// dma_controller
module dma_controller(
    input wire clk,
    input wire reset,
    input wire trigger,
    input wire [4:0] length,
    input wire [31:0] source_address,
    input wire [31:0] destination_add,
    input wire ARREADY,
    input wire [31:0] RDATA,
    input wire RVALID,
    input wire AWREADY,
    input wire WREADY,
    input wire BVALID,
    output reg done,
    output reg [31:0] ARADDR,
    output reg ARVALID,
    output reg RREADY,
    output reg [31:0] AWADDR,
    output reg AWVALID,
    output reg [31:0] WDATA,
    output reg WVALID,
    output reg BREADY
);
Size in the first run: ~2200 cells after synthesis, about 31000 sq um of cells after synthesis.
Settings: LEC_CHECK=0, CAP_MARGIN=15, CORE_MARGIN=2, CORE_UTILIZATION=71, CTS_CLUSTER_DIAMETER=29, CTS_CLUSTER_SIZE=41, HOLD_SLACK_MARGIN=-0.09, MAX_ROUTING_LAYER=met4, SETUP_SLACK_MARGIN=0.91, SLEW_MARGIN=20; clock period 3.24 ns.
run.sh (not shown) runs the stock make flow with config.mk's settings and CLKGATE_MAP_FILE=.
The first run finished with timing, DRC and antenna clean.
Rerun with:
==> flow/config.mk (replaced) <==
export PLATFORM = sky130hd
export DESIGN_NAME = dma_controller
export DESIGN_NICKNAME = dma_controller
export VERILOG_FILES = /design/flow/design.v
export SDC_FILE = /design/flow/constraint.sdc
export NUM_CORES = 4
export LEC_CHECK = 0
export CAP_MARGIN = 20
export CORE_MARGIN = 2
export CORE_UTILIZATION = 28
export SLEW_MARGIN = 20
==> flow/constraint.sdc (replaced) <==
create_clock -name core_clock -period 2.9 [get_ports {clk}]
set_input_delay 0.5800 -clock core_clock [delete_from_list [all_inputs] [get_ports {clk}]]
set_output_delay 0.5800 -clock core_clock [all_outputs]
set_load 0.01 [all_outputs]
Outcome: Via count came out lower by 26%. Cell area came out lower by 4.9%. Cell count grows by 23%. Wire length came out lower by 36%. Count of clock-buffer cells in the layout falls by 50. Area after synthesis stays the same. Sequential share of layout area rises by 2.9 points. Die size is higher to 2.5 times its value. Critical path depth is lower by 2. Flip-flop count is unchanged. Power came out lower by 16%.
Rerun with:
--- a/flow/config.mk
+++ b/flow/config.mk
@@ -10 +10 @@
-export CORE_UTILIZATION = 28
+export CORE_UTILIZATION = 69
==> flow/constraint.sdc (replaced) <==
create_clock -name core_clock -period 2.47 [get_ports {clk}]
set_input_delay 0.4940 -clock core_clock [delete_from_list [all_inputs] [get_ports {clk}]]
set_output_delay 0.4940 -clock core_clock [all_outputs]
set_load 0.01 [all_outputs]
What happened: Wire length went down by 5.8%. Fmax climbs by 11%. Clock skew drops by 11 ps. Total power rises by 15%. Utilization grows by 49 points. Clock power rises by about 5%. Area after synthesis is unchanged. Non-clock buffer count increases by 25. Sequential cell count does not change.


The RTL this note starts from:
==> flow/design.v <==
module sync_fifo (
    input  wire        clk,
    input  wire        reset,
    input  wire        FIFO_WR_EN,
    input  wire        FIFO_RD_EN,
    input  wire [31:0] write_data,
    output reg  [31:0] read_data,
    output wire        FIFO_FULL,
    output wire        FIFO_EMPTY
);
    localparam DEPTH      = 16;
    localparam ADDR_WIDTH = 4;            
    localparam PTR_WIDTH  = ADDR_WIDTH + 1;  
    reg [31:0] mem [0:DEPTH-1];
    reg [PTR_WIDTH-1:0] wr_ptr;    
    reg [PTR_WIDTH-1:0] rd_ptr;
    wire [ADDR_WIDTH-1:0] wr_addr = wr_ptr[ADDR_WIDTH-1:0];
    wire [ADDR_WIDTH-1:0] rd_addr = rd_ptr[ADDR_WIDTH-1:0];
    assign FIFO_EMPTY = (wr_ptr == rd_ptr);
    assign FIFO_FULL =
        (wr_addr == rd_addr) && (wr_ptr[PTR_WIDTH-1] != rd_ptr[PTR_WIDTH-1]);
    always @(posedge clk or posedge reset) begin
        if (reset) begin
            wr_ptr <= 0;
        end else begin
            if (FIFO_WR_EN && !FIFO_FULL) begin
                mem[wr_addr] <= write_data;
                wr_ptr <= wr_ptr + 1;        
            end
        end
    end
    always @(posedge clk or posedge reset) begin
        if (reset) begin
            rd_ptr <= 0;
            read_data <= 0;
        end else begin
            if (FIFO_RD_EN && !FIFO_EMPTY) begin
                read_data <= mem[rd_addr];
                rd_ptr <= rd_ptr + 1;        
            end
        end
    end
endmodule
`timescale 1ns / 1ps
module dma_controller(
    input wire clk,
    input wire reset,
    input wire trigger,
    input wire [4:0] length,
    input wire [31:0] source_address,
    input wire [31:0] destination_add,
    input wire ARREADY,
    input wire [31:0] RDATA,
    input wire RVALID,
    input wire AWREADY,
    input wire WREADY,
    input wire BVALID,
    output reg done,
    output reg [31:0] ARADDR,
    output reg ARVALID,
    output reg RREADY,
    output reg [31:0] AWADDR,
    output reg AWVALID,
    output reg [31:0] WDATA,
    output reg WVALID,
    output reg BREADY
);
    localparam READ_IDLE = 2'b00;
    localparam READ_INIT = 2'b01;
    localparam READ_WAIT = 2'b10;
    localparam READ_DATA = 2'b11;
    localparam WRITE_IDLE = 3'b000;
    localparam WRITE_WAIT = 3'b001;
    localparam WRITE_DATA = 3'b010;
    localparam WRITE_AW_HANDSHAKE = 3'b011;
    localparam WRITE_W_HANDSHAKE = 3'b100;
    localparam WRITE_RESP = 3'b101;
    localparam WRITE_STALL = 3'b110;
    reg [1:0] read_state;
    reg [2:0] write_state;
    reg [4:0] read_count, write_count;
    reg [31:0] current_read_addr, current_write_addr;
    reg [2:0] xfer_words;    
    reg fifo_write_en, fifo_read_en;
    wire fifo_full, fifo_empty;
    wire [31:0] fifo_read_data;
    reg [31:0] fifo_write_data;
    wire read_done, write_done;
    sync_fifo fifo (
        .clk(clk),
        .reset(reset),
        .FIFO_RD_EN(fifo_read_en),
        .FIFO_WR_EN(fifo_write_en),
        .write_data(fifo_write_data),
        .read_data(fifo_read_data),
        .FIFO_FULL(fifo_full),
        .FIFO_EMPTY(fifo_empty)
    );
    assign read_done = (read_count == xfer_words) && !(xfer_words == 0);
    assign write_done = (write_count == xfer_words) && !(xfer_words == 0);
    always @(posedge clk or posedge reset) begin
        if (reset) begin
            done <= 0;
        end
        else if (read_state == READ_IDLE && trigger) begin
            done <= 0;
        end
        else begin
            done <= read_done && write_done;
        end
    end    
    always @(posedge clk or posedge reset) begin
        if (reset) begin
            read_state <= READ_IDLE;
            read_count <= 0;
            xfer_words <= 0;
            ARADDR <= 0;
            ARVALID <= 0;
            RREADY <= 1;
            fifo_write_en <= 0;
        end else begin
            case (read_state)
                READ_IDLE: begin
                    ARADDR <= 0;
                    ARVALID <= 0;
                    if (trigger) begin
                        read_count <= 0;
                        xfer_words <= length[4:2];
                        current_read_addr <= source_address;
                        read_state <= READ_INIT;
                    end    
                end
                READ_INIT: begin
                    fifo_write_en <= 0;
                    if (read_count == xfer_words) begin    
                        read_state <= READ_IDLE;
                    end
                    else if (!fifo_full) begin
                        ARADDR <= current_read_addr;
                        ARVALID <= 1;
                        read_state <= READ_WAIT;
                    end
                end
                READ_WAIT: begin
                    if (ARREADY && ARVALID) begin
                        ARVALID <= 0;
                        read_state <= READ_DATA;
                    end
                end
                READ_DATA: begin
                    if (RVALID && RREADY) begin
                        fifo_write_en <= 1;
                        fifo_write_data <= RDATA;
                        read_count <= read_count + 1;
                        current_read_addr <= current_read_addr + 4;                 
                        read_state <= READ_INIT;
                    end    
                end                      
                default: read_state <= READ_IDLE;
            endcase
        end
    end
    always @(posedge clk or posedge reset) begin
        if (reset) begin
            write_state <= WRITE_IDLE;
            write_count <= 0;
            AWADDR <= 32'b0;            
            WDATA <= 32'b0;            
            AWVALID <= 0;
            WVALID <= 0;
            BREADY <= 1;
            fifo_read_en <= 0;
        end 
        else begin
            case (write_state)
                WRITE_IDLE: begin
                    AWADDR <= 32'b0;
                    WDATA <= 32'b0;
                    AWVALID <= 0;
                    WVALID <= 0;
                    if(!fifo_empty) begin
                        write_count <= 0;
                        current_write_addr <= destination_add;
                        fifo_read_en <= 1;
                        write_state <= WRITE_WAIT;
                    end
                    else if (trigger && read_state == READ_IDLE) begin
                        write_count <= 0;
                    end
                end
                WRITE_WAIT: begin
                    fifo_read_en <= 0;
                    if (write_count == xfer_words) begin   
                        write_state <= WRITE_IDLE;
                    end    
                    else begin
                        write_state <= WRITE_DATA;
                    end
                end
                WRITE_DATA: begin
                        AWADDR <= current_write_addr;
                        AWVALID <= 1;
                        WDATA <= fifo_read_data;
                        WVALID <= 1;
                        write_state <= WRITE_AW_HANDSHAKE;
                end
                WRITE_AW_HANDSHAKE: begin
                    if(AWVALID && AWREADY) begin
                        AWVALID <= 0;
                        write_state <= WRITE_W_HANDSHAKE;
                    end
                end
                WRITE_W_HANDSHAKE: begin
                    if(WVALID && WREADY) begin
                        WVALID <= 0;
                        write_state <= WRITE_RESP;
                    end
                end
                WRITE_RESP: begin
                    if(BVALID && BREADY) begin
                        write_count <= write_count + 1;
                        current_write_addr <= current_write_addr + 4;
                        if (!fifo_empty) begin
                            fifo_read_en <= 1;
                            write_state <= WRITE_WAIT;
                        end
                        else begin
                            write_state <= WRITE_STALL;
                        end
                    end
                end
                WRITE_STALL: begin
                    if (write_count == xfer_words) begin
                        write_state <= WRITE_IDLE;
                    end
                    else if (!fifo_empty) begin
                        fifo_read_en <= 1;
                        write_state <= WRITE_WAIT;
                    end
                end
                default: write_state <= WRITE_WAIT;
            endcase 
        end
    end
endmodule  
make LEC_CHECK=0 CAP_MARGIN=5 CORE_MARGIN=2 CORE_UTILIZATION=72 CTS_CLUSTER_SIZE=15 SLEW_MARGIN=40 finish   # period 2.26 ns
The starting point finished but failed the layout checks on negative setup slack.
Edit:
--- a/flow/config.mk
+++ b/flow/config.mk
@@ -8 +8 @@
-export CAP_MARGIN = 5
+export CAP_MARGIN = 20
@@ -10,3 +10,2 @@
-export CORE_UTILIZATION = 72
-export CTS_CLUSTER_SIZE = 15
-export SLEW_MARGIN = 40
+export CORE_UTILIZATION = 40
+export SLEW_MARGIN = 20
==> flow/constraint.sdc (replaced) <==
create_clock -name core_clock -period 2.9 [get_ports {clk}]
set_input_delay 0.5800 -clock core_clock [delete_from_list [all_inputs] [get_ports {clk}]]
set_output_delay 0.5800 -clock core_clock [all_outputs]
set_load 0.01 [all_outputs]
After rerunning: The changed run passed the timing, design-rule and antenna checks. First-iteration DRC count shrinks by well over a third. Clock skew came out higher by 29 ps. Final area goes down slightly. Power drops by a quarter to a third. Die area went up by well over a third. Final cell count rises by roughly a tenth. Via count falls by roughly a tenth. Setup slack is better by 540 ps. Register-to-register slack gets better by 540 ps.
Edit:
--- a/flow/config.mk
+++ b/flow/config.mk
@@ -7,0 +8 @@
+export ABC_AREA = 1
@@ -10 +11,2 @@
-export CORE_UTILIZATION = 40
+export CORE_UTILIZATION = 69
+export PLACE_DENSITY = 0.37
==> flow/constraint.sdc (replaced) <==
create_clock -name core_clock -period 2.13 [get_ports {clk}]
set_input_delay 0.4260 -clock core_clock [delete_from_list [all_inputs] [get_ports {clk}]]
set_output_delay 0.4260 -clock core_clock [all_outputs]
set_load 0.01 [all_outputs]
Now the flow completed, yet does not pass: negative setup slack.
Setup slack degrades by 490 ps.
Global-route usage goes up by 22 points.
Sequential share of layout area shrinks by 4.0 points.
Routed wire length increases by well over a third.
Non-clock buffer count goes up by 66.
Total power increases by well over a third.
Clock skew went down by 14 ps.
Synthesized cell count rises by well over a third.
Power figures rest on the tool's default switching activity, not on a simulated workload.
